## job 2304
==> flow/design.v <==
module OQ1_Stopwatch(AN, Seg, Dot, CLK, Start, RESET);  
	output [3:0] AN;
	output [6:0] Seg;
	output Dot;
	input CLK, Start, RESET;
	parameter R = 2'b00;
    parameter W = 2'b01;
    parameter C = 2'b10;	
	reg  [11:0] divider_ds;
	reg  [5:0]  divider_ms;
	reg  [6:0]  Seg_Temp;
	reg  [3:0]  D3,D2,D1,D0,D_Temp,AN_Temp;
	reg  [1:0]  state,n_state;
	reg         dp;
	wire        RTC_ds,RTC_ms;
	always @(posedge CLK or posedge RESET) begin
	  if(RESET) divider_ms <= 0;
	  else if(divider_ms==32) divider_ms <= 0;
      else divider_ms <= divider_ms + 1;
    end
    assign RTC_ms = ((divider_ms == 32)?1'b1:1'b0);
	always @(posedge CLK or posedge RESET) begin
      if(RESET) divider_ds <= 0;
      else if(divider_ds==3276) divider_ds <= 0;
      else if(state==C) divider_ds <= divider_ds + 1;
    end
    assign RTC_ds = ((divider_ds == 3276)?1'b1:1'b0);
	always@(posedge CLK or posedge RESET) begin
      if(RESET) begin
        state <= R;
        D3 <= 0;
        D2 <= 0;
        D1 <= 0;
        D0 <= 0;
      end else begin
        state <= n_state;
        if(RTC_ds) begin
          if(D0 == 9) begin
            D0 <= 0;
            if(D1 == 9) begin
              D1 <= 0;
              if(D2 == 9) begin
                D2 <= 0;
                if(D3 == 9) begin
                  D3 <= 0;                  
                end else begin
                  D3 <= D3 + 1;
                end                    
              end else begin
                D2 <= D2 + 1;
              end      
            end else begin
              D1 <= D1 + 1;
            end
          end else begin
            D0 <= D0 + 1;
          end
        end      
      end
    end
    always@(*) begin
      case (state)
        R : if(RESET) n_state = R;
            else if(Start && !RESET) n_state = C;
            else n_state = W;
        W : if(RESET) n_state = R;
            else if(Start && !RESET) n_state = C;
            else n_state = W;
        C : if(RESET) n_state = R;
            else n_state = C;        
        default : n_state = R;
      endcase
    end
    always@(posedge CLK or posedge RESET) begin
      if(RESET) begin
        D_Temp  <= 4'b0000;
        AN_Temp <= 4'b1110;
        dp      <= 1'b0;
      end else if(RTC_ms) begin
      case(AN_Temp)
        4'b0111 : begin
                    D_Temp <= D0;
                    AN_Temp <= 4'b1110;
                    dp <= 1;
                  end
        4'b1110 : begin
                    D_Temp <= D1;
                    AN_Temp <= 4'b1101;
                    dp <= 0;
                  end
        4'b1101 : begin
                    D_Temp <= D2;
                    AN_Temp <= 4'b1011;
                    dp <= 1;
                  end
        4'b1011 : begin
                    D_Temp <= D3;
                    AN_Temp <= 4'b0111;
                    dp <= 1;
                  end
      endcase
      end
    end    
    always @(*) begin
        case(D_Temp)
          0 : Seg_Temp=7'b1000000; 
          1 : Seg_Temp=7'b1111001; 
          2 : Seg_Temp=7'b0100100; 
          3 : Seg_Temp=7'b0110000; 
          4 : Seg_Temp=7'b0011001; 
          5 : Seg_Temp=7'b0010010; 
          6 : Seg_Temp=7'b0000010; 
          7 : Seg_Temp=7'b1111000; 
          8 : Seg_Temp=7'b0000000; 
          9 : Seg_Temp=7'b0011000; 
          default : Seg_Temp=7'b0111111; 
      endcase
    end
    assign Seg = Seg_Temp;
    assign AN = AN_Temp;
    assign Dot = dp;
endmodule
Settings: LEC_CHECK=0, ABC_AREA=1, CAP_MARGIN=20, CORE_ASPECT_RATIO=0.87, CORE_MARGIN=2, CORE_UTILIZATION=72, CTS_CLUSTER_SIZE=55, GPL_TIMING_DRIVEN=1, MAX_ROUTING_LAYER=met4, MIN_ROUTING_LAYER=met1, PLACE_DENSITY=0.65, SETUP_SLACK_MARGIN=-0.13, SLEW_MARGIN=20, TNS_END_PERCENT=20; clock period 2.02 ns.
run.sh (not shown) runs the stock make flow with config.mk's settings and CLKGATE_MAP_FILE=.
[job 2304] flow finished | final checks: failed | reasons: setup timing
Input changes introduced in job 7491 (baseline for comparison: job 2304):
# job 2304
export LEC_CHECK = 0
export ABC_AREA = 1
export CAP_MARGIN = 20
export CORE_ASPECT_RATIO = 0.87
export CORE_MARGIN = 2
export CORE_UTILIZATION = 72
export CTS_CLUSTER_SIZE = 55
export GPL_TIMING_DRIVEN = 1
export MAX_ROUTING_LAYER = met4
export MIN_ROUTING_LAYER = met1
export PLACE_DENSITY = 0.65
export SETUP_SLACK_MARGIN = -0.13
export SLEW_MARGIN = 20
export TNS_END_PERCENT = 20
create_clock -name core_clock -period 2.02 [get_ports {CLK}]
# job 7491
export LEC_CHECK = 0
export ABC_AREA = 1
export CAP_MARGIN = 20
export CORE_MARGIN = 2
export CORE_UTILIZATION = 72
export CTS_CLUSTER_DIAMETER = 95
export PLACE_DENSITY_LB_ADDON = 0.0
export SETUP_SLACK_MARGIN = 0.39
export SLEW_MARGIN = 20
create_clock -name core_clock -period 2.2 [get_ports {CLK}]
Results
- Job 7491: PASS, flow complete, no timing, DRC or antenna violations
- Sort job 2304 and job 7491 by cell leakage power desc -> top: job 7491
- Comparing setup slack for job 2304 and job 7491, the smaller number came from job 2304.
- Summary: with job 2304 as the reference, summed area of non-filler cells in the final layout in job 7491 moved up by a few percent.
- Between job 2304 and job 7491, sequential share of layout area is higher for job 2304, job 7491 comes in under that.
- [compare] base=job 2304 new=job 7491: floorplan core density has decreased; layout overhead on the synthesized area has increased; total chip power has decreased.
- On register-to-register slack, job 2304 loses to job 7491.
Edits applied to the flow inputs when going from job 7491 to job 5451:
# job 7491
export LEC_CHECK = 0
export ABC_AREA = 1
export CAP_MARGIN = 20
export CORE_MARGIN = 2
export CORE_UTILIZATION = 72
export CTS_CLUSTER_DIAMETER = 95
export PLACE_DENSITY_LB_ADDON = 0.0
export SETUP_SLACK_MARGIN = 0.39
export SLEW_MARGIN = 20
create_clock -name core_clock -period 2.2 [get_ports {CLK}]
# job 5451
export LEC_CHECK = 0
export CAP_MARGIN = 20
export CORE_MARGIN = 2
export CORE_UTILIZATION = 54
export SLEW_MARGIN = 20
create_clock -name core_clock -period 3.94 [get_ports {CLK}]
Findings:
Relative to job 7491, the final non-filler cell area measured on job 5451 has decreased by a little under 10%. Job 7491 -> job 5451: post-synthesis async set-or-reset flop share flat. Between job 7491 and job 5451, total of plain and repair buffers excluding clock buffers decreased. Taking job 7491 as the reference point, the multiplexer area fraction after synthesis of job 5451 rises by 4.2 points. Cmp job 7491 and job 5451 / clock slew at the register clock pins of the worst setup and hold paths / lower: job 5451.
Here is what was changed in the inputs of job 6442 compared with job 5451.
# job 5451
export LEC_CHECK = 0
export CAP_MARGIN = 20
export CORE_MARGIN = 2
export CORE_UTILIZATION = 54
export SLEW_MARGIN = 20
create_clock -name core_clock -period 3.94 [get_ports {CLK}]
# job 6442
export LEC_CHECK = 0
export ABC_AREA = 1
export CAP_MARGIN = 20
export CORE_MARGIN = 2
export CORE_UTILIZATION = 72
export CTS_CLUSTER_SIZE = 99
export SLEW_MARGIN = 20
export TNS_END_PERCENT = 5
create_clock -name core_clock -period 2.37 [get_ports {CLK}]
==> results <==
For the worst hold slack, job 6442 came in 14 ps higher than job 5451 did. Job 6442 does better than job 5451 on floorplan core area. Job 6442 reports a higher power density normalized to cell area than job 5451 does. Job 6442 ended up with Seg[0] as its capturing element of the worst setup path; job 5451 ended up with Seg[4]. Portion of total power attributed to the clock network for job 6442: 9.7 points up relative to job 5451.
Power is estimated from default activity; no workload was simulated.
